==> design/flow/design.v <==
module multicycle_arithmetic(
    input clk, rst, start, 
    input [1:0] op, 
    input [7:0] a, b, 
    output reg done, 
    output reg [15:0] result
);
    reg [2:0] state;
    parameter IDLE = 3'b000, LOAD = 3'b001, ADD = 3'b010, SUB = 3'b011, 
              MUL = 3'b100, DIV = 3'b101, DONE = 3'b110;
    always @(posedge clk or posedge rst) begin
        if (rst) begin
            state <= IDLE;
            done <= 0;
            result <= 0;
        end else begin
            case (state)
                IDLE: begin
                    done <= 0;
                    if (start) state <= LOAD;
                end
                LOAD: begin
                    case (op)
                        2'b00: state <= ADD;
                        2'b01: state <= SUB;
                        2'b10: state <= MUL;
                        2'b11: state <= DIV;
                        default: state <= DONE;
                    endcase
                end
                ADD: begin
                    result <= a + b;
                    state <= DONE;
                end
                SUB: begin
                    result <= a - b;
                    state <= DONE;
                end
                MUL: begin
                    result <= a * b;
                    state <= DONE;
                end
                DIV: begin
                    result <= (b != 0) ? a / b : 16'hFFFF;  
                    state <= DONE;
                end
                DONE: begin
                    done <= 1;
                    state <= IDLE;
                end
                default: state <= IDLE;
            endcase
        end
    end
endmodule
==> design/flow/run.sh <==
#!/bin/bash
# the make line also repeats each setting of config.mk as NAME=value (left out here)
make -C /OpenROAD-flow-scripts/flow DESIGN_CONFIG=/design/flow/config.mk WORK_HOME=/design/flow/orfs CLKGATE_MAP_FILE= finish
==> design/flow/config.mk <==
export PLATFORM = sky130hd
export DESIGN_NAME = multicycle_arithmetic
export DESIGN_NICKNAME = multicycle_arithmetic
export VERILOG_FILES = /design/flow/design.v
export SDC_FILE = /design/flow/constraint.sdc
export NUM_CORES = 4
export LEC_CHECK = 0
export ABC_AREA = 1
export CAP_MARGIN = 0
export CORE_MARGIN = 2
export CORE_UTILIZATION = 72
export CTS_CLUSTER_DIAMETER = 350
export CTS_CLUSTER_SIZE = 98
export HOLD_SLACK_MARGIN = 0.28
export PLACE_DENSITY = 0.42
export SLEW_MARGIN = 20
export TNS_END_PERCENT = 10
==> design/flow/constraint.sdc <==
create_clock -name core_clock -period 13.7 [get_ports {clk}]
set_input_delay 2.7400 -clock core_clock [delete_from_list [all_inputs] [get_ports {clk}]]
set_output_delay 2.7400 -clock core_clock [all_outputs]
set_load 0.01 [all_outputs]
==> results of run 1 <==
per-stage QoR:
stage	instance area (µm²)	worst slack (ps)	hold WS, ps
after floorplan	9607	-13020	418.2
after global placement	12370	-12830	432.4
==> run_results.csv, run 1 <==
group,metric,value,unit
run_status,status,"did not finish",
run_status,stop_stage,"3_5_place_dp",
run_status,first-error,"[ERROR DPL-0033] detailed placement checks failed during check placement.",
floorplanning,die-height,117.3,µm
logic_synthesis,synth_top_area_share,0.2085,
logic_synthesis,syn_inst,1424,
logic_synthesis,top_cells_by_count,"nand2_1, inv_1, ha_1",
logic_synthesis,synth_flop_count,24,
logic_synthesis,ys_async_sr_fraction,1.000,
logic_synthesis,netlist_logic_family_top,"simple AND/OR/NAND/NOR gates",
logic_synthesis,ys_sh_adder,0.2909,
logic_synthesis,synth-edff-count,0,
logic_synthesis,synth_area_per_cell,6.489,µm²
logic_synthesis,top_cells_by_area,"ha_1, nand2_1, inv_1, fa_1, dfrtp_1",
logic_synthesis,synth-compound-area-share,0.1439,
logic_synthesis,yosysWarningCount,1,
floorplanning,io_pins,38,
logic_synthesis,synth_stat.cells,1424,
logic_synthesis,top_cell,"nand2_1",
logic_synthesis,top_area_cell,"ha_1",
logic_synthesis,ys_seq_frac,0.06513,
floorplanning,core_area,12570,µm²
floorplanning,num_rows,41,
placement,gp_congestion,0.9550,
logic_synthesis,ys_sh_xor,0.05877,
logic_synthesis,synth-simple-area-share,0.3169,
logic_synthesis,ys_chip_area,9240,µm²
logic_synthesis,syn-cell-area,9240,µm²
floorplanning,die_width,117.3,µm
logic_synthesis,mux_share,0,
floorplanning,initial_core_util,0.7352,
floorplanning,die-area,13760,µm²
logic_synthesis,ys.flop_type,"dfrtp_1",
placement,portBuffers,37,
logic_synthesis,yosys.cell_types.count,52,
==> run 2: changes to the inputs <==
Settings changed: CAP_MARGIN 0 to 20, HOLD_SLACK_MARGIN 0.28 to unset.
Clock period 13.7 ns to 16.6 ns, I/O delays scaled along.
==> run 2 against run 1 <==
Effect of this change: the run again fails in 3_5_place_dp; synthesized cell count is the same; area after synthesis stayed put; die area unchanged.
==> run_results.csv, run 2 <==
group,metric,value,unit
placement,portBuffers,37,
run_status,stop_stage,"3_5_place_dp",
logic_synthesis,syn_inst,1424,
logic_synthesis,synth-compound-area-share,0.1439,
logic_synthesis,ys_async_sr_fraction,1.000,
logic_synthesis,top_cells_by_area,"ha_1, nand2_1, inv_1, fa_1, dfrtp_1",
logic_synthesis,syn-cell-area,9240,µm²
logic_synthesis,synth_stat.cells,1424,
logic_synthesis,mux_share,0,
logic_synthesis,ys_chip_area,9240,µm²
run_status,status,"did not finish",
logic_synthesis,ys.flop_type,"dfrtp_1",
logic_synthesis,synth-edff-count,0,
logic_synthesis,top_cell,"nand2_1",
logic_synthesis,synth_area_per_cell,6.489,µm²
logic_synthesis,synth_top_area_share,0.2085,
floorplanning,core_area,12570,µm²
floorplanning,initial_core_util,0.7352,
floorplanning,num_rows,41,
logic_synthesis,yosysWarningCount,1,
logic_synthesis,ys_seq_frac,0.06513,
logic_synthesis,synth_flop_count,24,
floorplanning,die-height,117.3,µm
logic_synthesis,netlist_logic_family_top,"simple AND/OR/NAND/NOR gates",
logic_synthesis,ys_sh_adder,0.2909,
placement,gp_congestion,0.9611,
logic_synthesis,ys_sh_xor,0.05877,
floorplanning,io_pins,38,
logic_synthesis,top_area_cell,"ha_1",
run_status,first-error,"[ERROR DPL-0033] detailed placement checks failed during check placement.",
floorplanning,die_width,117.3,µm
logic_synthesis,top_cells_by_count,"nand2_1, inv_1, ha_1",
logic_synthesis,synth-simple-area-share,0.3169,
logic_synthesis,yosys.cell_types.count,52,
floorplanning,die-area,13760,µm²
==> run 2: metrics by stage <==
stage                   instances
after floorplan              1431
after global placement       1926
==> run 3: changes to the inputs <==
Settings changed: ABC_AREA 1 to unset, CORE_UTILIZATION 72 to 66, CTS_CLUSTER_DIAMETER 350 to 300, CTS_CLUSTER_SIZE 98 to 58, HOLD_SLACK_MARGIN set to 0.29, PLACE_DENSITY 0.42 to unset, SETUP_SLACK_MARGIN set to -2.0, TNS_END_PERCENT 10 to 85.
Clock period 16.6 ns to 33.4 ns, I/O delays scaled along.
==> run 3 against run 2 <==
Effect of this change: now fails the layout checks on setup timing; die area rose by 7.1%; area after synthesis fell by 1.6%; synthesized cell count fell by 17%.
==> run_results.csv, run 3 <==
group,metric,value,unit
cts,cts_buffers,3,
worst_setup_path,criticalPathCategory,"in2reg",
worst_setup_path,cp-startpoint,"b[7]",
timing,final_hold_viol_count,0,
cts,clkTransAtPathRegs,70,ps
logic_synthesis,ys_seq_frac,0.06618,
timing,finalClockSkew,2.798,ps
grt,grt_pass1_vias,9308,
floorplanning,die-area,14730,µm²
cts,cts-htree-levels,1,
logic_synthesis,yosys.cell_types.count,96,
timing,worst_pin_slew,1103,ps
worst_setup_path,cp_top_family,"AND-OR/OR-AND gates",
timing,period_used_share,1.013,
placement,place_ws,-1072,ps
logic_synthesis,ys.flop_type,"dfrtp_1",
hold_path,worst_hold_path_type,"reg2reg",
floorplanning,num_rows,42,
hold_path,hold_path_depth,1,
worst_setup_path,crit_cells,140,
logic_synthesis,top_area_cell,"ha_1",
logic_synthesis,synth_stat.cells,1181,
cts,cts_hold_buf,0,
timing,slew_viol_final,0,
worst_setup_path,reg2reg_from,"state[5]",
timing,relSlewSlack,0.2616,
logic_synthesis,ys_sh_adder,0.2955,
layout,fin_cells,1498,
grt,grt_usage,0.3772,
placement,gp_congestion,1.001,
run_status,status,"finished with violations",
worst_setup_path,worstRegToRegCells,7,
logic_synthesis,synth-simple-area-share,0.2178,
floorplanning,initial_core_util,0.6813,
worst_setup_path,critical-path-slowest-cell,"or4_1",
cts,cts-root-buf,"clkbuf_16",
drt,remaining_drc_errors,0,
worst_setup_path,end_kind,"flop",
logic_synthesis,ys_async_sr_fraction,1.000,
placement,dp_cells,1487,
logic_synthesis,ys_chip_area,9094,µm²
hold_path,hold_end,"done",
flow_run,maxCapViolCount,0,
logic_synthesis,synth_flop_count,24,
floorplanning,die_width,121.4,µm
drt,viasPerCell,6.485,
floorplanning,core_area,13350,µm²
timing,finalSetupTns,-446.6,ps
cts,tritoncts,"built",
drt,n_antenna_cell,0,
cts,clk_latency,270,ps
drt,ant_nets,0,
placement,portBuffers,37,
worst_setup_path,crit_path_frequent_cell,"o21a_1",
drt,drt_iter0_markers,911,
flow_run,warnings,39,
logic_synthesis,top_cells_by_count,"ha_1, nor2_1, nand2_1",
worst_setup_path,crit_fanout,11,
drt,via_count,9715,
drt,wl,27.98,mm
logic_synthesis,netlist_logic_family_top,"adder cells",
logic_synthesis,top_cell,"ha_1",
worst_setup_path,crit_required,33550,ps
worst_setup_path,r2r-end,"result[0]",
worst_setup_path,rrSetupSlack,30720,ps
grt,grt_max_degree,25,
timing,final-setup-viol-count,1,
floorplanning,die-height,121.4,µm
logic_synthesis,synth_area_per_cell,7.700,µm²
drt,drtPass1Iterations,8,
grt,grt-ovfl-total,0,
timing,period_needed,33850,ps
layout,n_fill_cell,987,
logic_synthesis,synth_top_area_share,0.2119,
hold_path,hold_start,"state[3]",
grt,antenna_found_initial,0,
timing,clock.fmax,29.55,MHz
logic_synthesis,top_cells_by_area,"ha_1, fa_1, dfrtp_1, nor2_1, nand2_1",
logic_synthesis,mux_share,0.05476,
grt,grt_pass1_wl,44.92,mm
cts,numClockSinks,24,
drt,routedWlPerCell,18.67,µm
worst_setup_path,cp.arrival,34000,ps
layout,syn_to_final_growth,18.27,%
logic_synthesis,syn_inst,1181,
floorplanning,io_pins,38,
worst_setup_path,crit_end,"result[0]",
run_status,so.violations,"setup timing",
timing,setup_ws,-446.6,ps
worst_setup_path,slowest_delay,570,ps
logic_synthesis,yosysWarningCount,1,
logic_synthesis,synth-edff-count,0,
logic_synthesis,ys_sh_xor,0.04788,
cts,clock_path_buffers,2,
logic_synthesis,syn-cell-area,9094,µm²
worst_setup_path,cp-start-kind,"input pin",
layout,fin_nets,1536,
logic_synthesis,synth-compound-area-share,0.2591,
worst_setup_path,crit_buf_inv,5,
placement,hpwl,21.79,mm
-- run 3: area by class of cell --
cell class | instances | area, µm² | share of cell area
inverters | 99 | 371.6 | 0.03455
clock buffers | 3 | 75.07 | 0.006980
clock inverters | 1 | 30.03 | 0.002792
multi-input cells | 1030 | 8125 | 0.7555
repair buffers | 165 | 1331 | 0.1238
well taps | 176 | 220.2 | 0.02047
flip-flops and latches | 24 | 601.8 | 0.05596
-- run 3: stage by stage --
stage / cell area [µm²] / utilization / hold slack (ps)
6_report: 10760 / 0.8058 / 465.8
2_1_floorplan: 9120 / - / 422.1
3_3_place_gp: 10460 / 0.7837 / 435.2
5_1_grt: 10760 / 0.8058 / 480.1
4_1_cts: 10570 / 0.7919 / 468.4
3_5_place_dp: 10470 / 0.7840 / 453.4
-- run 3: repair_timing --
item	CTS	global route
resized	0	33
setup endpoints to repair	0	1
buffers inserted	0	7
-- run 3: routing by layer --
metal / global-route usage / vias to the layer above / wire, µm
li1: - / 4603 / -
met1: 0.5004 / 4606 / 12070
met2: 0.6338 / 430 / 12940
met3: 0.04746 / 76 / 2128
met4: 0.1257 / 0 / 832
met5: 0 / - / 0
==> run 4: changes to the inputs <==
Settings changed: CORE_UTILIZATION 66 to 58, CTS_CLUSTER_DIAMETER 300 to unset, CTS_CLUSTER_SIZE 58 to unset, HOLD_SLACK_MARGIN 0.29 to unset, TNS_END_PERCENT 85 to unset.
Clock period 33.4 ns to 20.2 ns, I/O delays scaled along.
==> run 4 against run 3 <==
Effect of this change: the flow now stops in 5_1_grt; synthesized cell count unchanged; area after synthesis unchanged; die area increased by 13%.
==> run_results.csv, run 4 <==
group,metric,value,unit
logic_synthesis,mux_share,0.05476,
cts,cts-htree-levels,1,
logic_synthesis,synth_area_per_cell,7.700,µm²
run_status,stop_stage,"5_1_grt",
run_status,status,"did not finish",
logic_synthesis,ys_chip_area,9094,µm²
placement,hpwl,24.16,mm
logic_synthesis,yosys.cell_types.count,96,
cts,cts_buffers,3,
logic_synthesis,synth-edff-count,0,
logic_synthesis,synth_stat.cells,1181,
logic_synthesis,top_cells_by_count,"ha_1, nor2_1, nand2_1",
logic_synthesis,netlist_logic_family_top,"adder cells",
cts,numClockSinks,24,
logic_synthesis,ys_sh_xor,0.04788,
floorplanning,die_width,129.2,µm
logic_synthesis,ys.flop_type,"dfrtp_1",
logic_synthesis,synth_flop_count,24,
grt,grt_usage,0.8180,
logic_synthesis,syn-cell-area,9094,µm²
logic_synthesis,synth_top_area_share,0.2119,
logic_synthesis,synth-compound-area-share,0.2591,
placement,place_ws,-11040,ps
grt,grt-ovfl-total,152,
logic_synthesis,syn_inst,1181,
cts,clock_path_buffers,2,
floorplanning,io_pins,38,
run_status,first-error,"[ERROR GRT-0232] Routing congestion too high. Check the congestion heatmap in the GUI.",
placement,placed_area,12470,µm²
logic_synthesis,ys_sh_adder,0.2955,
logic_synthesis,synth-simple-area-share,0.2178,
placement,portBuffers,37,
floorplanning,die-area,16700,µm²
floorplanning,initial_core_util,0.5960,
placement,gp_congestion,0.9079,
cts,cts-root-buf,"clkbuf_16",
logic_synthesis,top_cells_by_area,"ha_1, fa_1, dfrtp_1, nor2_1, nand2_1",
logic_synthesis,top_cell,"ha_1",
floorplanning,core_area,15260,µm²
floorplanning,num_rows,45,
logic_synthesis,ys_seq_frac,0.06618,
logic_synthesis,yosysWarningCount,1,
logic_synthesis,ys_async_sr_fraction,1.000,
logic_synthesis,top_area_cell,"ha_1",
floorplanning,die-height,129.2,µm
[run 4: per-stage QoR]
step                      TNS (ps)  cells  hold WS, ps
after global placement      -31150   1744        432.0
after floorplan             -31530   1188        422.1
after detailed placement    -35280   1744        439.3
after CTS                   -26730   1922        453.5
[run 4: repair_timing]
item	in CTS
cloned	2
pin swaps	112
buffers inserted	174
gates resized	91
hold buffers	0
endpoints found under the setup margin	5
[run 4: routing by layer]
layer	GRT overflow	track usage
met1	2	0.7951
met2	90	0.9811
met3	1	0.6709
met4	59	0.8683
met5	0	0.3500
==> run 5: changes to the inputs <==
Settings changed: CTS_CLUSTER_DIAMETER set to 105, CTS_CLUSTER_SIZE set to 15, HOLD_SLACK_MARGIN set to -0.08, SETUP_SLACK_MARGIN -2.0 to unset, TNS_END_PERCENT set to 5.
Clock period 20.2 ns to 35.0 ns, I/O delays scaled along.
==> run 5 against run 4 <==
Effect of this change: now clean on timing, DRC and antenna; area after synthesis stayed put; die area stayed put; synthesized cell count stayed put.
==> run_results.csv, run 5 <==
group,metric,value,unit
cts,cts-root-buf,"clkbuf_16",
logic_synthesis,syn-cell-area,9094,µm²
hold_path,hold_start,"state[3]",
placement,place_ws,-930.6,ps
logic_synthesis,ys_sh_xor,0.04788,
worst_setup_path,cp.arrival,34520,ps
placement,gp_congestion,0.9316,
floorplanning,die_width,129.2,µm
floorplanning,initial_core_util,0.5960,
logic_synthesis,ys.flop_type,"dfrtp_1",
timing,finalSetupTns,0,ps
logic_synthesis,ys_seq_frac,0.06618,
floorplanning,core_area,15260,µm²
logic_synthesis,synth_area_per_cell,7.700,µm²
worst_setup_path,critical-path-slowest-cell,"or4_4",
cts,tritoncts,"built",
logic_synthesis,synth_top_area_share,0.2119,
drt,n_antenna_cell,0,
hold_path,worst_hold_path_type,"reg2reg",
flow_run,maxCapViolCount,0,
floorplanning,die-area,16700,µm²
logic_synthesis,netlist_logic_family_top,"adder cells",
hold_path,hold_end,"done",
placement,hpwl,21.87,mm
run_status,status,"complete, no violations",
worst_setup_path,slowest_delay,540,ps
logic_synthesis,top_cells_by_area,"ha_1, fa_1, dfrtp_1, nor2_1, nand2_1",
worst_setup_path,cp-start-kind,"input pin",
logic_synthesis,syn_inst,1181,
logic_synthesis,mux_share,0.05476,
worst_setup_path,crit_end,"result[0]",
cts,cts_buffers,3,
floorplanning,die-height,129.2,µm
worst_setup_path,crit_buf_inv,6,
floorplanning,io_pins,38,
logic_synthesis,synth-edff-count,0,
timing,final-setup-viol-count,0,
worst_setup_path,reg2reg_from,"state[5]",
logic_synthesis,yosysWarningCount,1,
layout,fin_nets,1562,
logic_synthesis,yosys.cell_types.count,96,
logic_synthesis,synth_stat.cells,1181,
cts,cts-htree-levels,1,
grt,antenna_found_initial,0,
worst_setup_path,worstRegToRegCells,8,
drt,drt_iter0_markers,830,
logic_synthesis,top_cells_by_count,"ha_1, nor2_1, nand2_1",
drt,viasPerCell,6.213,
logic_synthesis,synth-compound-area-share,0.2591,
cts,clock_path_buffers,2,
layout,syn_to_final_growth,25.83,%
worst_setup_path,end_kind,"flop",
floorplanning,num_rows,45,
worst_setup_path,crit_fanout,7,
timing,worst_pin_slew,1029,ps
logic_synthesis,synth_flop_count,24,
drt,wl,29.30,mm
logic_synthesis,top_cell,"ha_1",
drt,via_count,9686,
timing,finalClockSkew,2.194,ps
cts,clk_latency,270,ps
logic_synthesis,synth-simple-area-share,0.2178,
timing,final_hold_viol_count,0,
grt,grt_max_degree,25,
worst_setup_path,cp_top_family,"AND-OR/OR-AND gates",
cts,clkTransAtPathRegs,70,ps
hold_path,hold_path_depth,1,
timing,clock.fmax,29.09,MHz
drt,remaining_drc_errors,0,
grt,grt-ovfl-total,0,
worst_setup_path,rrSetupSlack,32460,ps
worst_setup_path,crit_required,35150,ps
drt,drtPass1Iterations,5,
logic_synthesis,ys_sh_adder,0.2955,
logic_synthesis,ys_async_sr_fraction,1.000,
flow_run,warnings,39,
timing,period_needed,34370,ps
drt,routedWlPerCell,18.79,µm
worst_setup_path,criticalPathCategory,"in2reg",
timing,period_used_share,0.9820,
drt,ant_nets,0,
timing,relSlewSlack,0.3131,
placement,portBuffers,37,
grt,grt_usage,0.3300,
grt,grt_pass1_vias,8872,
timing,slew_viol_final,0,
worst_setup_path,cp-startpoint,"a[5]",
cts,numClockSinks,24,
worst_setup_path,r2r-end,"result[0]",
logic_synthesis,ys_chip_area,9094,µm²
logic_synthesis,top_area_cell,"ha_1",
timing,setup_ws,629.3,ps
worst_setup_path,crit_cells,139,
grt,grt_pass1_wl,44.20,mm
worst_setup_path,crit_path_frequent_cell,"o21a_1",
run 5: metrics by stage:
step	area (µm²)	hold WS, ps	instances	utilization
2_1_floorplan	9148	422.1	1188	-
3_3_place_gp	10300	436.8	1489	0.6750
3_5_place_dp	10300	440.0	1489	0.6750
4_1_cts	10440	455.5	1493	0.6845
5_1_grt	11440	465.4	1559	0.7499
6_report	11440	451.5	1559	0.7499
run 5: timing repair:
| action | 4_1_cts | 5_1_grt |
|---|---|---|
| resized | 8 | 104 |
| cloned | 0 | 1 |
| pin swaps | 1 | 82 |
| hold buffers | 0 | 0 |
| buffers inserted | 0 | 65 |
| endpoints found under the setup margin | 1 | 2 |
run 5: metal layers:
metal	up-vias	GRT usage	part of all wire
li1	4649	-	-
met1	4571	0.4526	0.44
met2	390	0.5433	0.46
met3	76	0.03551	0.068
met4	0	0.1093	0.029
met5	-	0	0
run 5: final cells by class:
cell class	instances	area, µm²
multi-input cells	1030	8509
fillers	1228	3816
repair buffers	191	1590
flip-flops and latches	24	601.8
inverters	99	371.6
well taps	211	264.0
clock buffers	3	75.07
clock inverters	1	30.03
==> run 6: changes to the inputs <==
Settings changed: CAP_MARGIN 20 to 25, CELL_PAD_IN_SITES_DETAIL_PLACEMENT set to 1, CORE_ASPECT_RATIO set to 0.64, CORE_MARGIN 2 to 4, CORE_UTILIZATION 58 to 52, CTS_CLUSTER_DIAMETER 105 to 51, CTS_CLUSTER_SIZE 15 to 78, GPL_TIMING_DRIVEN set to 0, HOLD_SLACK_MARGIN -0.08 to unset, MAX_ROUTING_LAYER set to met4, MIN_ROUTING_LAYER set to met2, PLACE_DENSITY_LB_ADDON set to 0.11, SLEW_MARGIN 20 to 5, TNS_END_PERCENT 5 to 45.
Clock period 35.0 ns to 33.3 ns, I/O delays scaled along.
==> run 6 against run 5 <==
Effect of this change: synthesized cell count did not move; area after synthesis did not move; the run now fails in 5_1_grt; die area rose by 18%.
==> run_results.csv, run 6 <==
group,metric,value,unit
logic_synthesis,syn_inst,1181,
logic_synthesis,synth-compound-area-share,0.2591,
logic_synthesis,top_cell,"ha_1",
logic_synthesis,synth-edff-count,0,
placement,hpwl,25.97,mm
logic_synthesis,ys_seq_frac,0.06618,
logic_synthesis,ys_sh_adder,0.2955,
logic_synthesis,netlist_logic_family_top,"adder cells",
logic_synthesis,synth_area_per_cell,7.700,µm²
placement,place_ws,-4918,ps
placement,dp_cells,1445,
logic_synthesis,top_cells_by_count,"ha_1, nor2_1, nand2_1",
logic_synthesis,synth_flop_count,24,
floorplanning,core_area,17070,µm²
placement,portBuffers,37,
logic_synthesis,top_area_cell,"ha_1",
cts,cts_buffers,3,
placement,gp_congestion,0.9755,
cts,numClockSinks,24,
grt,grt-ovfl-total,191,
cts,cts_hold_buf,0,
grt,grt_usage,0.9005,
logic_synthesis,top_cells_by_area,"ha_1, fa_1, dfrtp_1, nor2_1, nand2_1",
logic_synthesis,synth-simple-area-share,0.2178,
logic_synthesis,synth_top_area_share,0.2119,
floorplanning,io_pins,38,
logic_synthesis,ys_chip_area,9094,µm²
run_status,first-error,"[ERROR GRT-0116] Global routing finished with congestion. Check the congestion regions in the DRC Viewer.",
logic_synthesis,mux_share,0.05476,
run_status,stop_stage,"5_1_grt",
logic_synthesis,synth_stat.cells,1181,
floorplanning,die-area,19720,µm²
logic_synthesis,ys.flop_type,"dfrtp_1",
logic_synthesis,ys_sh_xor,0.04788,
run_status,status,"did not finish",
logic_synthesis,syn-cell-area,9094,µm²
floorplanning,num_rows,38,
floorplanning,die-height,113.8,µm
logic_synthesis,ys_async_sr_fraction,1.000,
floorplanning,die_width,173.3,µm
cts,cts-htree-levels,1,
cts,clock_path_buffers,2,
cts,cts-root-buf,"clkbuf_16",
floorplanning,initial_core_util,0.5328,
logic_synthesis,yosysWarningCount,1,
logic_synthesis,yosys.cell_types.count,96,
[run 6: routing by layer]
| layer | overflow | global-route usage |
|---|---|---|
| met1 | - | - |
| met2 | 27 | 0.9196 |
| met3 | 148 | 0.9785 |
| met4 | 16 | 0.7365 |
| met5 | - | - |
[run 6: what timing repair did]
item                                    in CTS
gates cloned                                 1
setup buffers                              163
gates resized                              142
endpoints found under the setup margin       3
pin swaps                                  112
[run 6: stage by stage]
stage,utilization,area (µm²),setup TNS [ps]
2_1_floorplan,-,9483,0
3_3_place_gp,0.5934,10130,-6223
3_5_place_dp,0.5934,10130,-8391
4_1_cts,0.7036,12010,-24.82
==> run 7: changes to the inputs <==
Settings changed: ABC_AREA set to 1, CAP_MARGIN 25 to 30, CELL_PAD_IN_SITES_DETAIL_PLACEMENT 1 to unset, CORE_ASPECT_RATIO 0.64 to 1.35, CORE_MARGIN 4 to 6, CORE_UTILIZATION 52 to 24, CTS_CLUSTER_DIAMETER 51 to unset, CTS_CLUSTER_SIZE 78 to unset, MAX_ROUTING_LAYER met4 to unset, MIN_ROUTING_LAYER met2 to unset, PLACE_DENSITY_LB_ADDON 0.11 to 0.06, SETUP_SLACK_MARGIN set to 0.91, SLEW_MARGIN 5 to 20, TNS_END_PERCENT 45 to 70.
Clock period 33.3 ns to 35.0 ns, I/O delays scaled along.
==> run 7 against run 6 <==
Effect of this change: now clean on timing, DRC and antenna; die area increased by 120%; area after synthesis is 1.6% higher; synthesized cell count up 21%.
==> run_results.csv, run 7 <==
group,metric,value,unit
grt,antenna_found_initial,0,
layout,fin_nets,1815,
logic_synthesis,ys_chip_area,9240,µm²
timing,period_used_share,0.9162,
logic_synthesis,syn_inst,1424,
layout,fin_cells,2111,
worst_setup_path,cp_top_family,"simple AND/OR/NAND/NOR gates",
worst_setup_path,crit_cells,219,
timing,final_hold_viol_count,0,
logic_synthesis,synth_stat.cells,1424,
logic_synthesis,synth_top_area_share,0.2085,
cts,numClockSinks,24,
hold_path,hold_path_depth,2,
worst_setup_path,cp-start-kind,"input pin",
placement,portBuffers,37,
flow_run,maxCapViolCount,0,
worst_setup_path,crit_path_frequent_cell,"nand2_1",
worst_setup_path,worstRegToRegCells,6,
hold_path,hold_end,"done",
worst_setup_path,crit_required,35160,ps
layout,n_fill_cell,4254,
cts,cts_hold_buf,0,
layout,syn_to_final_growth,33.61,%
cts,cts-root-buf,"clkbuf_16",
drt,wl,30.35,mm
floorplanning,die-area,43410,µm²
floorplanning,die_width,180.9,µm
placement,hpwl,24.50,mm
placement,placed_area,10310,µm²
timing,rsz0062_at_grt,"no",
drt,routedWlPerCell,14.38,µm
logic_synthesis,ys_sh_adder,0.2909,
logic_synthesis,synth-compound-area-share,0.1439,
worst_setup_path,slowest_delay,290,ps
drt,drt_iter0_markers,246,
logic_synthesis,mux_share,0,
drt,ant_nets,0,
timing,clock.fmax,31.18,MHz
layout,final_area,12350,µm²
logic_synthesis,ys_async_sr_fraction,1.000,
logic_synthesis,ys_seq_frac,0.06513,
drt,via_count,9369,
logic_synthesis,netlist_logic_family_top,"simple AND/OR/NAND/NOR gates",
timing,worst_pin_slew,989.1,ps
logic_synthesis,top_cells_by_count,"nand2_1, inv_1, ha_1",
timing,relSlewSlack,0.3399,
timing,finalClockSkew,9.725,ps
grt,grt_max_degree,25,
worst_setup_path,crit_end,"result[0]",
logic_synthesis,synth_area_per_cell,6.489,µm²
floorplanning,core_area,38010,µm²
logic_synthesis,ys_sh_xor,0.05877,
logic_synthesis,top_cell,"nand2_1",
layout,final_util,0.3248,
grt,grt_usage,0.1331,
worst_setup_path,crit_fanout,8,
drt,remaining_drc_errors,0,
worst_setup_path,criticalPathCategory,"in2reg",
drt,viasPerCell,4.438,
worst_setup_path,rrSetupSlack,31770,ps
logic_synthesis,synth_flop_count,24,
placement,gp_congestion,0.7754,
grt,grt_pass1_wl,46.74,mm
worst_setup_path,cp.arrival,32230,ps
timing,period_needed,32070,ps
grt,grt-ovfl-total,0,
logic_synthesis,yosys.cell_types.count,52,
drt,n_antenna_cell,0,
logic_synthesis,syn-cell-area,9240,µm²
floorplanning,initial_core_util,0.2431,
placement,dp_cells,1980,
worst_setup_path,r2r-end,"result[3]",
logic_synthesis,top_cells_by_area,"ha_1, nand2_1, inv_1, fa_1, dfrtp_1",
floorplanning,die-height,240.0,µm
logic_synthesis,ys.flop_type,"dfrtp_1",
hold_path,worst_hold_path_type,"reg2reg",
drt,drtPass1Iterations,4,
worst_setup_path,crit_buf_inv,43,
cts,clock_path_buffers,2,
worst_setup_path,cp-startpoint,"b[6]",
logic_synthesis,yosysWarningCount,1,
logic_synthesis,synth-edff-count,0,
cts,cts-htree-levels,1,
floorplanning,io_pins,38,
timing,finalSetupTns,0,ps
cts,cts_buffers,3,
hold_path,hold_start,"state[3]",
cts,tritoncts,"built",
logic_synthesis,synth-simple-area-share,0.3169,
cts,clkTransAtPathRegs,70,ps
cts,clk_latency,280,ps
logic_synthesis,top_area_cell,"ha_1",
run_status,status,"complete, no violations",
timing,slew_viol_final,0,
flow_run,warnings,37,
floorplanning,num_rows,83,
grt,grt_pass1_vias,9048,
worst_setup_path,reg2reg_from,"state[5]",
worst_setup_path,end_kind,"flop",
worst_setup_path,critical-path-slowest-cell,"or2_2",
timing,final-setup-viol-count,0,
==> run 7: what timing repair did <==
| item | 4_1_cts | 5_1_grt |
|---|---|---|
| cloned | 0 | 1 |
| setup endpoints to repair | 3 | 2 |
| pin swaps | 21 | 99 |
| resized | 101 | 190 |
| setup buffers | 27 | 99 |
==> run 7: through the flow <==
step / hold WS (ps) / worst slack (ps)
6_report: 446.0 / 2932
5_1_grt: 477.6 / 753.3
4_1_cts: 451.0 / 917.7
3_5_place_dp: 432.7 / -4649
3_3_place_gp: 432.1 / -4611
2_1_floorplan: 418.2 / 2179
==> run 7: routing by layer <==
layer	GRT usage	up-vias	share of wire
li1	-	4918	-
met1	0.1506	4347	0.42
met2	0.2717	80	0.55
met3	0.005897	24	0.014
met4	0.02929	0	0.013
met5	0	-	0
==> run 7: layout make-up <==
| type | count | area [µm²] | share of cell area |
|---|---|---|---|
| Clock inverter | 1 | 30.03 | 0.002432 |
| Timing Repair Buffer | 166 | 1358 | 0.1100 |
| Tap cell | 510 | 638.1 | 0.05169 |
| Inverter | 266 | 1040 | 0.08422 |
| Sequential cell | 24 | 601.8 | 0.04875 |
| Buffer | 31 | 304.0 | 0.02463 |
| Multi-Input combinational cell | 1110 | 8299 | 0.6722 |
| Clock buffer | 3 | 75.07 | 0.006081 |
==> run 8: changes to the inputs <==
Settings changed: CAP_MARGIN 30 to 20, CORE_ASPECT_RATIO 1.35 to 0.5, CORE_MARGIN 6 to 2, CORE_UTILIZATION 24 to 72, CTS_CLUSTER_DIAMETER set to 350, CTS_CLUSTER_SIZE set to 98, GPL_TIMING_DRIVEN 0 to unset, PLACE_DENSITY set to 0.42, PLACE_DENSITY_LB_ADDON 0.06 to unset, SETUP_SLACK_MARGIN 0.91 to 3.85, TNS_END_PERCENT 70 to 10.
Clock period 35.0 ns to 16.2 ns, I/O delays scaled along.
==> run 8 against run 7 <==
Effect of this change: the run now fails in 3_5_place_dp; synthesized cell count stayed put; area after synthesis did not move; die area down 68%.
==> run_results.csv, run 8 <==
group,metric,value,unit
placement,portBuffers,37,
run_status,status,"did not finish",
logic_synthesis,top_cell,"nand2_1",
logic_synthesis,syn_inst,1424,
logic_synthesis,netlist_logic_family_top,"simple AND/OR/NAND/NOR gates",
logic_synthesis,ys_seq_frac,0.06513,
floorplanning,die-height,84.11,µm
logic_synthesis,synth_top_area_share,0.2085,
floorplanning,die_width,164.2,µm
floorplanning,num_rows,29,
logic_synthesis,yosys.cell_types.count,52,
floorplanning,io_pins,38,
logic_synthesis,synth-edff-count,0,
floorplanning,initial_core_util,0.7339,
logic_synthesis,synth_flop_count,24,
logic_synthesis,synth_area_per_cell,6.489,µm²
floorplanning,die-area,13810,µm²
logic_synthesis,synth_stat.cells,1424,
floorplanning,core_area,12590,µm²
run_status,first-error,"[ERROR DPL-0033] detailed placement checks failed during check placement.",
logic_synthesis,mux_share,0,
logic_synthesis,synth-compound-area-share,0.1439,
logic_synthesis,ys_sh_xor,0.05877,
logic_synthesis,synth-simple-area-share,0.3169,
logic_synthesis,ys.flop_type,"dfrtp_1",
logic_synthesis,ys_chip_area,9240,µm²
placement,gp_congestion,0.9785,
logic_synthesis,ys_async_sr_fraction,1.000,
logic_synthesis,yosysWarningCount,1,
logic_synthesis,top_cells_by_area,"ha_1, nand2_1, inv_1, fa_1, dfrtp_1",
logic_synthesis,syn-cell-area,9240,µm²
logic_synthesis,top_cells_by_count,"nand2_1, inv_1, ha_1",
run_status,stop_stage,"3_5_place_dp",
logic_synthesis,top_area_cell,"ha_1",
logic_synthesis,ys_sh_adder,0.2909,
-- run 8: per-stage QoR --
step / worst slack (ps) / instances / area (µm²)
after floorplan: -11020 / 1431 / 9607
after global placement: -10400 / 1918 / 12310
==> run 9: changes to the inputs <==
Settings changed: ABC_AREA 1 to unset, CORE_ASPECT_RATIO 0.5 to unset, CORE_UTILIZATION 72 to 66, CTS_CLUSTER_DIAMETER 350 to unset, CTS_CLUSTER_SIZE 98 to unset, PLACE_DENSITY 0.42 to unset, SETUP_SLACK_MARGIN 3.85 to unset, TNS_END_PERCENT 10 to unset.
Clock period 16.2 ns to 28.5 ns, I/O delays scaled along.
==> run 9 against run 8 <==
Effect of this change: the run fails in 4_1_cts; die area increased by 6.7%; area after synthesis decreased by 1.6%; synthesized cell count decreased by 17%.
==> run_results.csv, run 9 <==
group,metric,value,unit
placement,portBuffers,37,
logic_synthesis,yosysWarningCount,1,
logic_synthesis,top_area_cell,"ha_1",
logic_synthesis,ys_seq_frac,0.06618,
logic_synthesis,top_cells_by_area,"ha_1, fa_1, dfrtp_1, nor2_1, nand2_1",
logic_synthesis,synth_area_per_cell,7.700,µm²
logic_synthesis,syn-cell-area,9094,µm²
logic_synthesis,synth_top_area_share,0.2119,
floorplanning,core_area,13350,µm²
floorplanning,die-height,121.4,µm
floorplanning,die_width,121.4,µm
logic_synthesis,top_cells_by_count,"ha_1, nor2_1, nand2_1",
logic_synthesis,synth_stat.cells,1181,
logic_synthesis,ys_chip_area,9094,µm²
floorplanning,num_rows,42,
placement,placed_area,12190,µm²
logic_synthesis,synth_flop_count,24,
logic_synthesis,mux_share,0.05476,
logic_synthesis,ys_sh_adder,0.2955,
logic_synthesis,synth-compound-area-share,0.2591,
placement,place_ws,-4914,ps
logic_synthesis,top_cell,"ha_1",
placement,gp_congestion,0.9468,
run_status,status,"did not finish",
run_status,stop_stage,"4_1_cts",
floorplanning,io_pins,38,
logic_synthesis,ys.flop_type,"dfrtp_1",
logic_synthesis,synth-simple-area-share,0.2178,
run_status,first-error,"[ERROR DPL-0038] Utilization greater than 100%, impossible to legalize",
logic_synthesis,synth-edff-count,0,
floorplanning,initial_core_util,0.6813,
logic_synthesis,ys_async_sr_fraction,1.000,
logic_synthesis,ys_sh_xor,0.04788,
placement,hpwl,27.03,mm
logic_synthesis,yosys.cell_types.count,96,
logic_synthesis,netlist_logic_family_top,"adder cells",
floorplanning,die-area,14730,µm²
logic_synthesis,syn_inst,1181,
run 9: through the flow:
| step | cells | hold WS (ps) |
|---|---|---|
| detailed placement | 1677 | 466.7 |
| floorplan | 1188 | 422.1 |
| global placement | 1677 | 428.3 |
==> run 10: changes to the inputs <==
Settings changed: CORE_UTILIZATION 66 to 58, SETUP_SLACK_MARGIN set to 4.99, TNS_END_PERCENT set to 35.
Clock period 28.5 ns to 19.1 ns, I/O delays scaled along.
==> run 10 against run 9 <==
Effect of this change: the run fails in 5_1_grt; synthesized cell count unchanged; area after synthesis stayed put; die area up 13%.
==> run_results.csv, run 10 <==
group,metric,value,unit
run_status,status,"did not finish",
run_status,stop_stage,"5_1_grt",
run_status,first-error,"[ERROR GRT-0232] Routing congestion too high. Check the congestion heatmap in the GUI.",
floorplanning,die_width,129.2,µm
placement,placed_area,12450,µm²
floorplanning,num_rows,45,
placement,hpwl,24.26,mm
logic_synthesis,top_area_cell,"ha_1",
logic_synthesis,ys_async_sr_fraction,1.000,
cts,cts-root-buf,"clkbuf_16",
logic_synthesis,synth_area_per_cell,7.700,µm²
logic_synthesis,synth-compound-area-share,0.2591,
logic_synthesis,ys_sh_xor,0.04788,
logic_synthesis,synth_stat.cells,1181,
floorplanning,die-height,129.2,µm
floorplanning,core_area,15260,µm²
grt,grt_usage,0.7382,
cts,cts_hold_buf,0,
floorplanning,initial_core_util,0.5960,
cts,cts_buffers,3,
placement,portBuffers,37,
logic_synthesis,synth-simple-area-share,0.2178,
placement,gp_congestion,0.9117,
floorplanning,die-area,16700,µm²
logic_synthesis,ys_chip_area,9094,µm²
logic_synthesis,yosysWarningCount,1,
cts,numClockSinks,24,
grt,grt-ovfl-total,1,
logic_synthesis,synth_flop_count,24,
logic_synthesis,netlist_logic_family_top,"adder cells",
cts,clock_path_buffers,2,
logic_synthesis,ys_seq_frac,0.06618,
floorplanning,io_pins,38,
logic_synthesis,syn_inst,1181,
logic_synthesis,synth-edff-count,0,
logic_synthesis,synth_top_area_share,0.2119,
logic_synthesis,yosys.cell_types.count,96,
logic_synthesis,top_cells_by_count,"ha_1, nor2_1, nand2_1",
logic_synthesis,top_cell,"ha_1",
logic_synthesis,top_cells_by_area,"ha_1, fa_1, dfrtp_1, nor2_1, nand2_1",
logic_synthesis,ys_sh_adder,0.2955,
logic_synthesis,ys.flop_type,"dfrtp_1",
logic_synthesis,mux_share,0.05476,
cts,cts-htree-levels,1,
logic_synthesis,syn-cell-area,9094,µm²
## run 10: what timing repair did
action | 4_1_cts
pin swaps | 52
gates resized | 57
setup endpoints to repair | 8
setup buffers | 91
## run 10: metal layers
layer | track usage | GRT overflow
met5 | 0.2529 | 0
met2 | 0.9130 | 1
met4 | 0.6899 | 0
met1 | 0.7440 | 0
met3 | 0.5950 | 0
## run 10: stage by stage
stage,cells,worst slack (ps)
after floorplan,1188,-11320
after global placement,1742,-11050
after detailed placement,1742,-11960
after CTS,1837,-10440
==> run 11: changes to the inputs <==
Settings changed: ABC_AREA set to 1, CAP_MARGIN 20 to 5, CORE_UTILIZATION 58 to 72, CTS_CLUSTER_DIAMETER set to 197, CTS_CLUSTER_SIZE set to 67, PLACE_DENSITY set to 0.36, SETUP_SLACK_MARGIN 4.99 to -0.53, TNS_END_PERCENT 35 to unset.
Clock period 19.1 ns to 15.3 ns, I/O delays scaled along.
==> run 11 against run 10 <==
Effect of this change: the flow stops in 3_5_place_dp; synthesized cell count rose by 21%; area after synthesis rose by 1.6%; die area fell by 18%.
==> run_results.csv, run 11 <==
group,metric,value,unit
run_status,status,"did not finish",
logic_synthesis,synth-edff-count,0,
run_status,stop_stage,"3_5_place_dp",
logic_synthesis,top_cells_by_area,"ha_1, nand2_1, inv_1, fa_1, dfrtp_1",
placement,portBuffers,37,
logic_synthesis,ys_sh_xor,0.05877,
logic_synthesis,synth_stat.cells,1424,
logic_synthesis,mux_share,0,
logic_synthesis,top_area_cell,"ha_1",
floorplanning,core_area,12570,µm²
floorplanning,die_width,117.3,µm
logic_synthesis,synth_area_per_cell,6.489,µm²
logic_synthesis,synth_top_area_share,0.2085,
logic_synthesis,ys_chip_area,9240,µm²
logic_synthesis,top_cells_by_count,"nand2_1, inv_1, ha_1",
logic_synthesis,synth-compound-area-share,0.1439,
run_status,first-error,"[ERROR DPL-0033] detailed placement checks failed during check placement.",
logic_synthesis,syn-cell-area,9240,µm²
logic_synthesis,netlist_logic_family_top,"simple AND/OR/NAND/NOR gates",
placement,gp_congestion,1.000,
floorplanning,num_rows,41,
logic_synthesis,yosys.cell_types.count,52,
logic_synthesis,ys_async_sr_fraction,1.000,
logic_synthesis,synth_flop_count,24,
floorplanning,die-height,117.3,µm
logic_synthesis,ys_seq_frac,0.06513,
logic_synthesis,syn_inst,1424,
floorplanning,io_pins,38,
logic_synthesis,synth-simple-area-share,0.3169,
floorplanning,initial_core_util,0.7352,
logic_synthesis,ys.flop_type,"dfrtp_1",
logic_synthesis,top_cell,"nand2_1",
logic_synthesis,yosysWarningCount,1,
floorplanning,die-area,13760,µm²
logic_synthesis,ys_sh_adder,0.2909,
-- run 11: per-stage QoR --
step | area (µm²) | hold slack (ps) | setup TNS [ps]
floorplan | 9729 | 418.2 | -40530
global placement | 12460 | 428.5 | -39970
==> run 12: changes to the inputs <==
Settings changed: ABC_AREA 1 to unset, CAP_MARGIN 5 to 25, CELL_PAD_IN_SITES_DETAIL_PLACEMENT set to 2, CORE_ASPECT_RATIO set to 0.64, CORE_UTILIZATION 72 to 69, CTS_CLUSTER_DIAMETER 197 to 257, CTS_CLUSTER_SIZE 67 to unset, GPL_TIMING_DRIVEN set to 1, PLACE_DENSITY 0.36 to unset, PLACE_DENSITY_LB_ADDON set to 0.18, SETUP_SLACK_MARGIN -0.53 to unset, SLEW_MARGIN 20 to 5, TNS_END_PERCENT set to 45.
Clock period 15.3 ns to 20.4 ns, I/O delays scaled along.
==> run 12 against run 11 <==
Effect of this change: the run again fails in 3_5_place_dp; area after synthesis is 1.6% lower; die area is 2.8% higher; synthesized cell count is 17% lower.
==> run_results.csv, run 12 <==
group,metric,value,unit
floorplanning,initial_core_util,0.7082,
logic_synthesis,ys_seq_frac,0.06618,
logic_synthesis,syn_inst,1181,
logic_synthesis,yosys.cell_types.count,96,
logic_synthesis,syn-cell-area,9094,µm²
logic_synthesis,ys.flop_type,"dfrtp_1",
run_status,stop_stage,"3_5_place_dp",
logic_synthesis,synth_flop_count,24,
placement,portBuffers,37,
logic_synthesis,top_cells_by_area,"ha_1, fa_1, dfrtp_1, nor2_1, nand2_1",
floorplanning,die_width,147.5,µm
logic_synthesis,ys_sh_xor,0.04788,
placement,gp_congestion,1.039,
logic_synthesis,ys_chip_area,9094,µm²
logic_synthesis,synth_stat.cells,1181,
logic_synthesis,synth_top_area_share,0.2119,
logic_synthesis,synth-compound-area-share,0.2591,
logic_synthesis,netlist_logic_family_top,"adder cells",
logic_synthesis,synth-edff-count,0,
floorplanning,core_area,12840,µm²
floorplanning,die-height,95.84,µm
logic_synthesis,synth-simple-area-share,0.2178,
run_status,first-error,"Error: detail_place.tcl, 38 bad optional access",
logic_synthesis,top_cell,"ha_1",
logic_synthesis,yosysWarningCount,1,
floorplanning,io_pins,38,
logic_synthesis,synth_area_per_cell,7.700,µm²
floorplanning,die-area,14140,µm²
logic_synthesis,top_area_cell,"ha_1",
logic_synthesis,mux_share,0.05476,
logic_synthesis,ys_sh_adder,0.2955,
floorplanning,num_rows,33,
logic_synthesis,top_cells_by_count,"ha_1, nor2_1, nand2_1",
run_status,status,"did not finish",
logic_synthesis,ys_async_sr_fraction,1.000,
[run 12: stage by stage]
| stage | area, µm² | setup WS, ps | hold WS, ps | instances |
|---|---|---|---|---|
| global placement | 12290 | -9969 | 432.5 | 1688 |
| floorplan | 9483 | -10280 | 422.1 | 1188 |
==> run 13: changes to the inputs <==
Settings changed: CAP_MARGIN 25 to 40, CELL_PAD_IN_SITES_DETAIL_PLACEMENT 2 to unset, CORE_ASPECT_RATIO 0.64 to unset, CTS_CLUSTER_DIAMETER 257 to unset, GPL_TIMING_DRIVEN 1 to unset, PLACE_DENSITY set to 0.7, PLACE_DENSITY_LB_ADDON 0.18 to unset, SLEW_MARGIN 5 to 20, TNS_END_PERCENT 45 to unset.
Clock period 20.4 ns to 47.7 ns, I/O delays scaled along.
==> run 13 against run 12 <==
Effect of this change: the run now finishes clean; synthesized cell count unchanged; die area down 0.16%; area after synthesis unchanged.
==> run_results.csv, run 13 <==
group,metric,value,unit
worst_setup_path,cp_top_family,"AND-OR/OR-AND gates",
worst_setup_path,worstRegToRegCells,5,
layout,final_area,9743,µm²
logic_synthesis,top_cell,"ha_1",
placement,place_ws,5914,ps
floorplanning,initial_core_util,0.7148,
drt,via_count,9156,
cts,clk_latency,270,ps
worst_setup_path,crit_end,"result[0]",
floorplanning,core_area,12720,µm²
timing,slew_viol_final,0,
logic_synthesis,synth-edff-count,0,
logic_synthesis,top_area_cell,"ha_1",
hold_path,hold_start,"state[3]",
grt,grt_usage,0.3661,
worst_setup_path,slowest_delay,770,ps
logic_synthesis,yosys.cell_types.count,96,
hold_path,hold_path_depth,1,
logic_synthesis,top_cells_by_area,"ha_1, fa_1, dfrtp_1, nor2_1, nand2_1",
floorplanning,die-area,14110,µm²
drt,ant_nets,0,
timing,period_needed,42130,ps
worst_setup_path,criticalPathCategory,"in2reg",
logic_synthesis,synth_area_per_cell,7.700,µm²
timing,clock.fmax,23.73,MHz
grt,grt_pass1_vias,9202,
worst_setup_path,crit_buf_inv,1,
logic_synthesis,synth_flop_count,24,
timing,setup_ws,5565,ps
cts,clock_path_buffers,2,
grt,grt_max_degree,21,
worst_setup_path,end_kind,"flop",
floorplanning,die-height,118.8,µm
timing,final_hold_viol_count,0,
layout,fin_nets,1417,
drt,n_antenna_cell,0,
logic_synthesis,syn_inst,1181,
logic_synthesis,synth-compound-area-share,0.2591,
logic_synthesis,top_cells_by_count,"ha_1, nor2_1, nand2_1",
logic_synthesis,ys_sh_adder,0.2955,
drt,remaining_drc_errors,0,
drt,routedWlPerCell,18.49,µm
placement,gp_congestion,1.054,
flow_run,warnings,39,
drt,drt_iter0_markers,771,
cts,post_cts_buffers,0,
logic_synthesis,ys.flop_type,"dfrtp_1",
worst_setup_path,crit_path_frequent_cell,"o21a_1",
worst_setup_path,cp-start-kind,"input pin",
drt,wl,25.42,mm
worst_setup_path,crit_fanout,15,
timing,hold_ws,474.3,ps
grt,antenna_found_initial,0,
timing,finalSetupTns,0,ps
drt,drtPass1Iterations,7,
logic_synthesis,ys_seq_frac,0.06618,
cts,cts-htree-levels,1,
logic_synthesis,synth_stat.cells,1181,
cts,tritoncts,"built",
logic_synthesis,synth_top_area_share,0.2119,
floorplanning,num_rows,41,
timing,final-setup-viol-count,0,
flow_run,maxCapViolCount,0,
drt,viasPerCell,6.659,
cts,ctsResizeCount,0,
timing,rsz0062_at_grt,"no",
cts,cts_hold_buf,0,
cts,clkTransAtPathRegs,70,ps
logic_synthesis,mux_share,0.05476,
placement,placed_area,9627,µm²
layout,syn_to_final_growth,7.141,%
logic_synthesis,yosysWarningCount,1,
timing,worst_pin_slew,844.6,ps
grt,grt-ovfl-total,0,
floorplanning,io_pins,38,
logic_synthesis,syn-cell-area,9094,µm²
timing,period_used_share,0.8833,
run_status,status,"complete, no violations",
floorplanning,die_width,118.8,µm
cts,cts-root-buf,"clkbuf_16",
cts,numClockSinks,24,
worst_setup_path,r2r-end,"result[4]",
hold_path,hold_end,"done",
worst_setup_path,cp-startpoint,"b[7]",
placement,portBuffers,37,
grt,grt_pass1_wl,42.84,mm
cts,cts_buffers,3,
worst_setup_path,rrSetupSlack,45450,ps
logic_synthesis,ys_chip_area,9094,µm²
timing,finalClockSkew,4.639,ps
logic_synthesis,ys_async_sr_fraction,1.000,
layout,n_fill_cell,1004,
worst_setup_path,crit_required,47850,ps
logic_synthesis,netlist_logic_family_top,"adder cells",
worst_setup_path,crit_cells,134,
worst_setup_path,reg2reg_from,"state[5]",
placement,hpwl,19.71,mm
worst_setup_path,cp.arrival,42290,ps
logic_synthesis,ys_sh_xor,0.04788,
worst_setup_path,critical-path-slowest-cell,"clkdlybuf4s50_1",
hold_path,worst_hold_path_type,"reg2reg",
logic_synthesis,synth-simple-area-share,0.2178,
timing,relSlewSlack,0.4298,
[run 13: cell type report]
type,instances,area [µm²],share of cell area
Clock inverter,1,30.03,0.003082
Multi-Input combinational cell,1030,7988,0.8198
Timing Repair Buffer,46,461.7,0.04739
Clock buffer,3,75.07,0.007705
Tap cell,172,215.2,0.02209
Inverter,99,371.6,0.03814
Sequential cell,24,601.8,0.06177
[run 13: per-layer routing]
layer  wire [µm]  GRT usage  share of wire  up-vias
met5           0          0              0        -
met4         904     0.1451          0.036        0
met3        2213    0.04778          0.087       76
met2       11480     0.6110           0.45      426
met1       10830     0.4779           0.43     4283
li1            -          -              -     4371
[run 13: through the flow]
stage / cells / utilization
CTS: 1374 / 0.7649
finish: 1375 / 0.7658
global route: 1375 / 0.7658
global placement: 1369 / 0.7545
detailed placement: 1370 / 0.7567
floorplan: 1188 / -
==> run 14: changes to the inputs <==
Settings changed: ABC_AREA set to 1, CAP_MARGIN 40 to 20, CORE_UTILIZATION 69 to 72, CTS_CLUSTER_DIAMETER set to 294, CTS_CLUSTER_SIZE set to 89, HOLD_SLACK_MARGIN set to 0.29, PLACE_DENSITY 0.7 to unset, PLACE_DENSITY_LB_ADDON set to 0.22, SETUP_SLACK_MARGIN set to -2.0, TNS_END_PERCENT set to 35.
Clock period 47.7 ns to 30.0 ns, I/O delays scaled along.
==> run 14 against run 13 <==
Effect of this change: the run now fails in 4_1_cts; die area shrank 2.5%; area after synthesis grew 1.6%; synthesized cell count grew 21%.
==> run_results.csv, run 14 <==
group,metric,value,unit
placement,dp_cells,1872,
logic_synthesis,synth_area_per_cell,6.489,µm²
logic_synthesis,ys_sh_xor,0.05877,
logic_synthesis,synth-edff-count,0,
logic_synthesis,ys_async_sr_fraction,1.000,
logic_synthesis,ys.flop_type,"dfrtp_1",
floorplanning,die_width,117.3,µm
logic_synthesis,synth_top_area_share,0.2085,
logic_synthesis,ys_chip_area,9240,µm²
floorplanning,die-area,13760,µm²
logic_synthesis,top_area_cell,"ha_1",
logic_synthesis,yosys.cell_types.count,52,
logic_synthesis,ys_sh_adder,0.2909,
logic_synthesis,synth_stat.cells,1424,
floorplanning,num_rows,41,
logic_synthesis,synth-simple-area-share,0.3169,
placement,gp_congestion,0.9794,
logic_synthesis,netlist_logic_family_top,"simple AND/OR/NAND/NOR gates",
floorplanning,initial_core_util,0.7352,
floorplanning,core_area,12570,µm²
logic_synthesis,syn_inst,1424,
floorplanning,io_pins,38,
run_status,status,"did not finish",
logic_synthesis,top_cell,"nand2_1",
placement,hpwl,28.58,mm
logic_synthesis,synth_flop_count,24,
logic_synthesis,ys_seq_frac,0.06513,
logic_synthesis,syn-cell-area,9240,µm²
logic_synthesis,synth-compound-area-share,0.1439,
placement,place_ws,-3919,ps
placement,portBuffers,37,
logic_synthesis,mux_share,0,
run_status,stop_stage,"4_1_cts",
logic_synthesis,yosysWarningCount,1,
logic_synthesis,top_cells_by_area,"ha_1, nand2_1, inv_1, fa_1, dfrtp_1",
floorplanning,die-height,117.3,µm
run_status,first-error,"[ERROR DPL-0033] detailed placement checks failed during check placement.",
logic_synthesis,top_cells_by_count,"nand2_1, inv_1, ha_1",
==> run 14: metrics by stage <==
step,setup TNS [ps],util,instance area (µm²)
after floorplan,-2061,-,9266
after global placement,-859.2,0.9302,11690
after detailed placement,-5953,0.9302,11690
==> run 15: changes to the inputs <==
Settings changed: CAP_MARGIN 20 to 40, CORE_UTILIZATION 72 to 69, CTS_CLUSTER_DIAMETER 294 to 238, CTS_CLUSTER_SIZE 89 to 72, PLACE_DENSITY_LB_ADDON 0.22 to unset, SLEW_MARGIN 20 to 40, TNS_END_PERCENT 35 to unset.
Clock period 30.0 ns to 26.8 ns, I/O delays scaled along.
==> run 15 against run 14 <==
Effect of this change: the run again fails in 4_1_cts; die area increased by 4.2%; synthesized cell count is the same; area after synthesis did not move.
==> run_results.csv, run 15 <==
group,metric,value,unit
placement,hpwl,27.12,mm
placement,placed_area,12340,µm²
logic_synthesis,synth-edff-count,0,
logic_synthesis,ys_chip_area,9240,µm²
logic_synthesis,syn-cell-area,9240,µm²
logic_synthesis,ys.flop_type,"dfrtp_1",
logic_synthesis,ys_async_sr_fraction,1.000,
floorplanning,die-area,14330,µm²
logic_synthesis,syn_inst,1424,
logic_synthesis,yosys.cell_types.count,52,
logic_synthesis,ys_sh_adder,0.2909,
logic_synthesis,top_cells_by_count,"nand2_1, inv_1, ha_1",
logic_synthesis,mux_share,0,
placement,gp_congestion,0.9850,
logic_synthesis,synth_area_per_cell,6.489,µm²
floorplanning,die-height,119.7,µm
floorplanning,io_pins,38,
logic_synthesis,synth_top_area_share,0.2085,
logic_synthesis,ys_seq_frac,0.06513,
logic_synthesis,top_cells_by_area,"ha_1, nand2_1, inv_1, fa_1, dfrtp_1",
logic_synthesis,synth_stat.cells,1424,
placement,portBuffers,37,
logic_synthesis,netlist_logic_family_top,"simple AND/OR/NAND/NOR gates",
logic_synthesis,synth_flop_count,24,
floorplanning,num_rows,42,
run_status,status,"did not finish",
floorplanning,core_area,13140,µm²
placement,place_ws,-4263,ps
floorplanning,die_width,119.7,µm
logic_synthesis,synth-compound-area-share,0.1439,
logic_synthesis,ys_sh_xor,0.05877,
logic_synthesis,top_cell,"nand2_1",
logic_synthesis,synth-simple-area-share,0.3169,
floorplanning,initial_core_util,0.7033,
logic_synthesis,yosysWarningCount,1,
logic_synthesis,top_area_cell,"ha_1",
run_status,first-error,"[ERROR DPL-0038] Utilization greater than 100%, impossible to legalize",
run_status,stop_stage,"4_1_cts",
-- run 15: stage by stage --
step                hold slack (ps)    util  std cells
global placement              429.6  0.9390       1926
detailed placement            449.1  0.9390       1926
floorplan                     418.2       -       1431
==> run 16: changes to the inputs <==
Settings changed: ABC_AREA 1 to unset, CAP_MARGIN 40 to 30, CELL_PAD_IN_SITES_DETAIL_PLACEMENT set to 2, CORE_UTILIZATION 69 to 60, CTS_CLUSTER_DIAMETER 238 to unset, CTS_CLUSTER_SIZE 72 to 33, HOLD_SLACK_MARGIN 0.29 to unset, PLACE_DENSITY_LB_ADDON set to 0.26, SETUP_SLACK_MARGIN -2.0 to unset.
Clock period 26.8 ns to 35.0 ns, I/O delays scaled along.
==> run 16 against run 15 <==
Effect of this change: the flow stops in 3_5_place_dp; area after synthesis is 1.6% lower; synthesized cell count is 17% lower; die area is 13% higher.
==> run_results.csv, run 16 <==
group,metric,value,unit
run_status,status,"did not finish",
run_status,stop_stage,"3_5_place_dp",
run_status,first-error,"[ERROR DPL-0033] detailed placement checks failed during check placement.",
logic_synthesis,top_cells_by_count,"ha_1, nor2_1, nand2_1",
floorplanning,die-area,16160,µm²
logic_synthesis,synth_top_area_share,0.2119,
logic_synthesis,netlist_logic_family_top,"adder cells",
floorplanning,num_rows,44,
logic_synthesis,ys_sh_adder,0.2955,
logic_synthesis,mux_share,0.05476,
logic_synthesis,top_cells_by_area,"ha_1, fa_1, dfrtp_1, nor2_1, nand2_1",
logic_synthesis,top_cell,"ha_1",
floorplanning,io_pins,38,
logic_synthesis,synth-compound-area-share,0.2591,
logic_synthesis,yosys.cell_types.count,96,
logic_synthesis,top_area_cell,"ha_1",
logic_synthesis,ys_async_sr_fraction,1.000,
floorplanning,initial_core_util,0.6210,
floorplanning,die_width,127.1,µm
logic_synthesis,ys.flop_type,"dfrtp_1",
logic_synthesis,synth-edff-count,0,
logic_synthesis,yosysWarningCount,1,
logic_synthesis,synth_stat.cells,1181,
logic_synthesis,syn_inst,1181,
floorplanning,die-height,127.1,µm
logic_synthesis,ys_seq_frac,0.06618,
logic_synthesis,synth-simple-area-share,0.2178,
logic_synthesis,synth_flop_count,24,
placement,portBuffers,37,
logic_synthesis,ys_sh_xor,0.04788,
logic_synthesis,ys_chip_area,9094,µm²
logic_synthesis,synth_area_per_cell,7.700,µm²
placement,gp_congestion,0.9974,
logic_synthesis,syn-cell-area,9094,µm²
floorplanning,core_area,14640,µm²
==> run 17: changes to the inputs <==
Settings changed: ABC_AREA set to 1, CAP_MARGIN 30 to 20, CELL_PAD_IN_SITES_DETAIL_PLACEMENT 2 to unset, CORE_UTILIZATION 60 to 57, CTS_CLUSTER_SIZE 33 to 98, PLACE_DENSITY_LB_ADDON 0.26 to unset, SETUP_SLACK_MARGIN set to 5.0, SLEW_MARGIN 40 to 20.
Clock period 35.0 ns to 19.7 ns, I/O delays scaled along.
==> run 17 against run 16 <==
Effect of this change: the run fails in 5_1_grt; synthesized cell count rose by 21%; die area rose by 6.7%; area after synthesis rose by 1.6%.
==> run_results.csv, run 17 <==
group,metric,value,unit
run_status,status,"did not finish",
run_status,stop_stage,"5_1_grt",
run_status,first-error,"[ERROR DPL-0038] Utilization greater than 100%, impossible to legalize",
logic_synthesis,mux_share,0,
logic_synthesis,top_cells_by_area,"ha_1, nand2_1, inv_1, fa_1, dfrtp_1",
logic_synthesis,ys_seq_frac,0.06513,
cts,cts_hold_buf,0,
logic_synthesis,ys_chip_area,9240,µm²
cts,cts-root-buf,"clkbuf_16",
logic_synthesis,yosysWarningCount,1,
logic_synthesis,yosys.cell_types.count,52,
cts,cts_buffers,3,
logic_synthesis,synth-simple-area-share,0.3169,
logic_synthesis,synth_stat.cells,1424,
floorplanning,core_area,15890,µm²
floorplanning,io_pins,38,
cts,clock_path_buffers,2,
floorplanning,die_width,131.3,µm
floorplanning,die-height,131.3,µm
logic_synthesis,top_cells_by_count,"nand2_1, inv_1, ha_1",
logic_synthesis,netlist_logic_family_top,"simple AND/OR/NAND/NOR gates",
logic_synthesis,syn-cell-area,9240,µm²
cts,numClockSinks,24,
logic_synthesis,ys_sh_xor,0.05877,
logic_synthesis,top_area_cell,"ha_1",
floorplanning,num_rows,46,
placement,place_ws,-8784,ps
logic_synthesis,synth-edff-count,0,
logic_synthesis,ys.flop_type,"dfrtp_1",
cts,cts-htree-levels,1,
logic_synthesis,synth-compound-area-share,0.1439,
logic_synthesis,synth_area_per_cell,6.489,µm²
logic_synthesis,ys_sh_adder,0.2909,
placement,gp_congestion,0.9062,
placement,portBuffers,37,
logic_synthesis,synth_top_area_share,0.2085,
floorplanning,initial_core_util,0.5817,
logic_synthesis,syn_inst,1424,
placement,hpwl,22.42,mm
logic_synthesis,synth_flop_count,24,
logic_synthesis,top_cell,"nand2_1",
floorplanning,die-area,17240,µm²
logic_synthesis,ys_async_sr_fraction,1.000,
run 17: repair_timing:
item / in CTS
setup endpoints to repair: 7
gates resized: 161
buffers inserted: 211
pin swaps: 125
run 17: through the flow:
stage	std cells	hold WS (ps)	TNS, ps	area (µm²)
4_1_cts	2202	470.9	-17380	14680
3_5_place_dp	1987	454.9	-24230	12650
3_3_place_gp	1987	434.4	-20710	12650
2_1_floorplan	1431	418.2	-21600	9729
